// maxfinder
module maxfinder(clk, rst, start, x1, x2, x3, x4, eps, done, result);
==> flow/config.mk <==
export PLATFORM = sky130hd
export DESIGN_NAME = maxfinder
export DESIGN_NICKNAME = maxfinder
export VERILOG_FILES = /design/flow/design.v
export SDC_FILE = /design/flow/constraint.sdc
export NUM_CORES = 4
export LEC_CHECK = 0
export ABC_AREA = 0
export CAP_MARGIN = 20
export CORE_ASPECT_RATIO = 1.94
export CORE_MARGIN = 2
export CORE_UTILIZATION = 40
export CTS_CLUSTER_DIAMETER = 400
export CTS_CLUSTER_SIZE = 98
export SETUP_SLACK_MARGIN = -0.17
export SLEW_MARGIN = 20
==> flow/constraint.sdc <==
create_clock -name core_clock -period 9.0 [get_ports {clk}]
set_input_delay 1.8000 -clock core_clock [delete_from_list [all_inputs] [get_ports {clk}]]
set_output_delay 1.8000 -clock core_clock [all_outputs]
set_load 0.01 [all_outputs]
run.sh (not shown) runs the stock make flow with config.mk's settings and CLKGATE_MAP_FILE=.
The starting point ran to the end with no violations.
Next try:
- CORE_MARGIN: 2 -> 7
- CORE_UTILIZATION: 40 -> 59
- GPL_ROUTABILITY_DRIVEN: not set -> 0
- SLEW_MARGIN: 20 -> 0
- TNS_END_PERCENT: not set -> 20
After rerunning: Total power fell by 0.91%; final area fell by 1.4%; area after synthesis is unchanged.
Next try:
- ABC_AREA: 0 -> not set
- CORE_ASPECT_RATIO: 1.94 -> not set
- CORE_MARGIN: 7 -> 10
- CORE_UTILIZATION: 59 -> 40
- CTS_CLUSTER_DIAMETER: 400 -> 398
- GPL_ROUTABILITY_DRIVEN: 0 -> not set
- SETUP_SLACK_MARGIN: -0.17 -> not set
- SLEW_MARGIN: 0 -> 20
- TNS_END_PERCENT: 20 -> not set
Effect:
- The changed run finished with timing, DRC and antenna clean
- wire length went down by 2.8%
- cell count grows by 7.7%
- via count fell by 1.5%
Next try:
- ABC_AREA: not set -> 1
- CORE_ASPECT_RATIO: not set -> 1.94
- CORE_MARGIN: 10 -> 7
- CORE_UTILIZATION: 40 -> 59
- CTS_CLUSTER_DIAMETER: 398 -> 400
- GPL_ROUTABILITY_DRIVEN: not set -> 0
- SETUP_SLACK_MARGIN: not set -> 1.77
- SLEW_MARGIN: 20 -> 0
- TNS_END_PERCENT: not set -> 20
Outcome: The new run passed the timing, design-rule and antenna checks; power went up by about a fifth; wire length went up by a few percent; worst setup slack improves by 400 ps; first-iteration DRC count went up slightly; sequential share of layout area went up by 0.14 points; cell count went up slightly; area after synthesis went up slightly; clock skew is about the same; sequential power went up by a few percent; core utilization went up by 20 points; fmax went up by a few percent.

* * *

maxfinder again, from the RTL that the note above started with.
Settings: LEC_CHECK=0, ABC_AREA=1, CAP_MARGIN=5, CELL_PAD_IN_SITES_DETAIL_PLACEMENT=2, CELL_PAD_IN_SITES_GLOBAL_PLACEMENT=2, CORE_MARGIN=9, CORE_UTILIZATION=38, CTS_CLUSTER_DIAMETER=95, CTS_CLUSTER_SIZE=11, GPL_TIMING_DRIVEN=0, MIN_ROUTING_LAYER=met2, SLEW_MARGIN=10; clock period 6.48 ns.
The first run completed with no timing, DRC or antenna violations.
Then changed:
==> flow/config.mk (replaced) <==
export PLATFORM = sky130hd
export DESIGN_NAME = maxfinder
export DESIGN_NICKNAME = maxfinder
export VERILOG_FILES = /design/flow/design.v
export SDC_FILE = /design/flow/constraint.sdc
export NUM_CORES = 4
export LEC_CHECK = 0
export CAP_MARGIN = 20
export CORE_MARGIN = 2
export CORE_UTILIZATION = 17
export SLEW_MARGIN = 20
==> flow/constraint.sdc (replaced) <==
create_clock -name core_clock -period 9.49 [get_ports {clk}]
set_input_delay 1.8980 -clock core_clock [delete_from_list [all_inputs] [get_ports {clk}]]
set_output_delay 1.8980 -clock core_clock [all_outputs]
set_load 0.01 [all_outputs]
=> The new run passed the timing, design-rule and antenna checks; clock-buffer cell count drops by 6; first-iteration DRC count drops by 74%; routed wire length drops by 32%; final cell count climbs by 16%; final area climbs by 3.1%; register-to-register slack improved by 2800 ps; sequential share of layout area drops by 0.50 points; synthesized area drops by 0.33%.

* * *

## red
maxfinder again, from the RTL that the note above started with.
export LEC_CHECK = 0
export CAP_MARGIN = 20
export CORE_ASPECT_RATIO = 0.88
export CORE_MARGIN = 2
export CORE_UTILIZATION = 72
export CTS_CLUSTER_DIAMETER = 370
export CTS_CLUSTER_SIZE = 46
export PLACE_DENSITY_LB_ADDON = 0.0
export SETUP_SLACK_MARGIN = 1.83
export SLEW_MARGIN = 20
create_clock -name core_clock -period 6.22 [get_ports {clk}]
red finished every stage and its layout cleared the timing, design-rule and antenna checks.
Inputs modified between red and blue:
# red
export LEC_CHECK = 0
export CAP_MARGIN = 20
export CORE_ASPECT_RATIO = 0.88
export CORE_MARGIN = 2
export CORE_UTILIZATION = 72
export CTS_CLUSTER_DIAMETER = 370
export CTS_CLUSTER_SIZE = 46
export PLACE_DENSITY_LB_ADDON = 0.0
export SETUP_SLACK_MARGIN = 1.83
export SLEW_MARGIN = 20
create_clock -name core_clock -period 6.22 [get_ports {clk}]
# blue
export LEC_CHECK = 0
export CAP_MARGIN = 20
export CORE_MARGIN = 2
export CORE_UTILIZATION = 40
export SLEW_MARGIN = 20
create_clock -name core_clock -period 9.0 [get_ports {clk}]
==> results <==
blue completed; timing, DRC and antenna clean
blue reports its termination of the worst setup path as datapath.my_x1.reg1.out while red reports datapath.my_x1.reg0.out.
Of red and blue, the higher post-route core utilization belongs to red.
Looking only at sum of met3 wire segment lengths after detailed routing, and setting everything else aside, the higher value of red and blue goes to red.
Diff red -> blue | half-perimeter wire length after detailed placement | up by a few percent
Total power in blue vs red: down 2.0 mW
Between red and blue, the post-cts resize count is lower for blue.
blue vs. red: minimum setup slack after placement up 2420 ps, sequential power lower.
blue against red: final routed wirelength across all metal layers shrank by 6700 um; leakage power shrank by 0.38 nW; data required time at the worst endpoint grew by 2780 ps.
Reported for red and blue, area after synthesis turned out identical to the last digit.
Setup changes, blue to green
# blue
export LEC_CHECK = 0
export CAP_MARGIN = 20
export CORE_MARGIN = 2
export CORE_UTILIZATION = 40
export SLEW_MARGIN = 20
create_clock -name core_clock -period 9.0 [get_ports {clk}]
# green
export LEC_CHECK = 0
export CAP_MARGIN = 20
export CELL_PAD_IN_SITES_DETAIL_PLACEMENT = 1
export CORE_ASPECT_RATIO = 1.99
export CORE_MARGIN = 4
export CORE_UTILIZATION = 40
export CTS_CLUSTER_DIAMETER = 49
export GPL_ROUTABILITY_DRIVEN = 1
export MAX_ROUTING_LAYER = met5
export MIN_ROUTING_LAYER = met2
export SETUP_SLACK_MARGIN = 2.31
export SLEW_MARGIN = 20
export TNS_END_PERCENT = 20
create_clock -name core_clock -period 9.0 [get_ports {clk}]
==> results <==
Result for blue and green: all clean. Capturing element of the worst setup path = datapath.my_x1.reg1.out: blue; capturing element of the worst setup path = datapath.my_x4.reg3.out: green. Compared with blue, in green total detailed-routing wirelength now sits higher, final cycle utilization of the critical path has remained practically unchanged, critical path depth has decreased, area of all placed cells without fillers saw an increase. Wire length of the first global-routing pass (green over blue): increase, 13000 um. Total chip power in green vs blue: up 12%. [compare] base=blue new=green: iteration count of the initial detailed-routing pass increased 3; non-clock buffer count has increased; non-clock buffer share of cell area climbed 0.44 points; worst voltage drop across the vdd grid went up about 90%; wire length on met2 has increased.
The following lists how orange was set up differently from green:
# green
export LEC_CHECK = 0
export CAP_MARGIN = 20
export CELL_PAD_IN_SITES_DETAIL_PLACEMENT = 1
export CORE_ASPECT_RATIO = 1.99
export CORE_MARGIN = 4
export CORE_UTILIZATION = 40
export CTS_CLUSTER_DIAMETER = 49
export GPL_ROUTABILITY_DRIVEN = 1
export MAX_ROUTING_LAYER = met5
export MIN_ROUTING_LAYER = met2
export SETUP_SLACK_MARGIN = 2.31
export SLEW_MARGIN = 20
export TNS_END_PERCENT = 20
create_clock -name core_clock -period 9.0 [get_ports {clk}]
# orange
export LEC_CHECK = 0
export CAP_MARGIN = 20
export CORE_MARGIN = 2
export CORE_UTILIZATION = 63
export CTS_CLUSTER_DIAMETER = 400
export CTS_CLUSTER_SIZE = 98
export SLEW_MARGIN = 20
create_clock -name core_clock -period 9.0 [get_ports {clk}]
Findings:
orange completed every stage of the flow, and the final layout passed the timing, design-rule and antenna checks.
Relative to green, core utilization increased by 25 points in orange.
Taking green as the reference, in orange power -about 8%, total via count in the routed design -30%.
What orange reported for total wire length after detailed routing has to be multiplied by 1.4 to get the figure for green.
Summary of orange over green: clock network area share rose 0.21 points, power drawn by the clock network rose about 0.7%.
diff inputs: orange => purple
# orange
export LEC_CHECK = 0
export CAP_MARGIN = 20
export CORE_MARGIN = 2
export CORE_UTILIZATION = 63
export CTS_CLUSTER_DIAMETER = 400
export CTS_CLUSTER_SIZE = 98
export SLEW_MARGIN = 20
create_clock -name core_clock -period 9.0 [get_ports {clk}]
# purple
export LEC_CHECK = 0
export CAP_MARGIN = 20
export CORE_MARGIN = 2
export CORE_UTILIZATION = 40
export CTS_CLUSTER_DIAMETER = 266
export CTS_CLUSTER_SIZE = 99
export GPL_ROUTABILITY_DRIVEN = 0
export SLEW_MARGIN = 20
export TNS_END_PERCENT = 15
create_clock -name core_clock -period 9.0 [get_ports {clk}]
==> comparison <==
Via count (purple over orange): decrease, 107
purple vs. orange: routing usage on met3 went down by 0.74 points.
The cell area after placement in purple was higher than what orange gave.
Compared to orange, purple has switching share of power 2.1 points higher.
Diff orange..purple | mean instance size in the synthesized netlist | unchanged
Going from orange to purple, final-layout worst hold slack flat; total power fell about 3.5%.

* * *

Starting RTL as in the previous note.
Settings: LEC_CHECK=0, CAP_MARGIN=20, CORE_ASPECT_RATIO=1.18, CORE_MARGIN=2, CORE_UTILIZATION=70, CTS_CLUSTER_DIAMETER=396, CTS_CLUSTER_SIZE=25, PLACE_DENSITY_LB_ADDON=0.0, SETUP_SLACK_MARGIN=1.21, SLEW_MARGIN=20; clock period 6.16 ns.
The starting point went through all stages and came out clean.
Rerun with:
- CORE_ASPECT_RATIO: 1.18 -> unset
- CORE_UTILIZATION: 70 -> 46
- CTS_CLUSTER_DIAMETER: 396 -> unset
- CTS_CLUSTER_SIZE: 25 -> unset
- PLACE_DENSITY_LB_ADDON: 0.0 -> unset
- SETUP_SLACK_MARGIN: 1.21 -> unset
- clock period: 6.16 -> 6.57 ns (I/O delays scaled with it)
Result:
- setup slack got worse by 0.072 ns
- critical path depth is unchanged
- sequential power decreases by 7.8%
- cell area decreases by about 8%
- clock power decreases by about 4%
- combinational power decreases by about 23%
- clock-buffer cell count stays the same
Rerun with:
- CORE_UTILIZATION: 46 -> 40
Effect: Final area climbs by 0.34%. Wire length climbs by 1.4%. Utilization drops by 6.4 points.
No activity file was given, so power comes from the tool's default toggle rates.
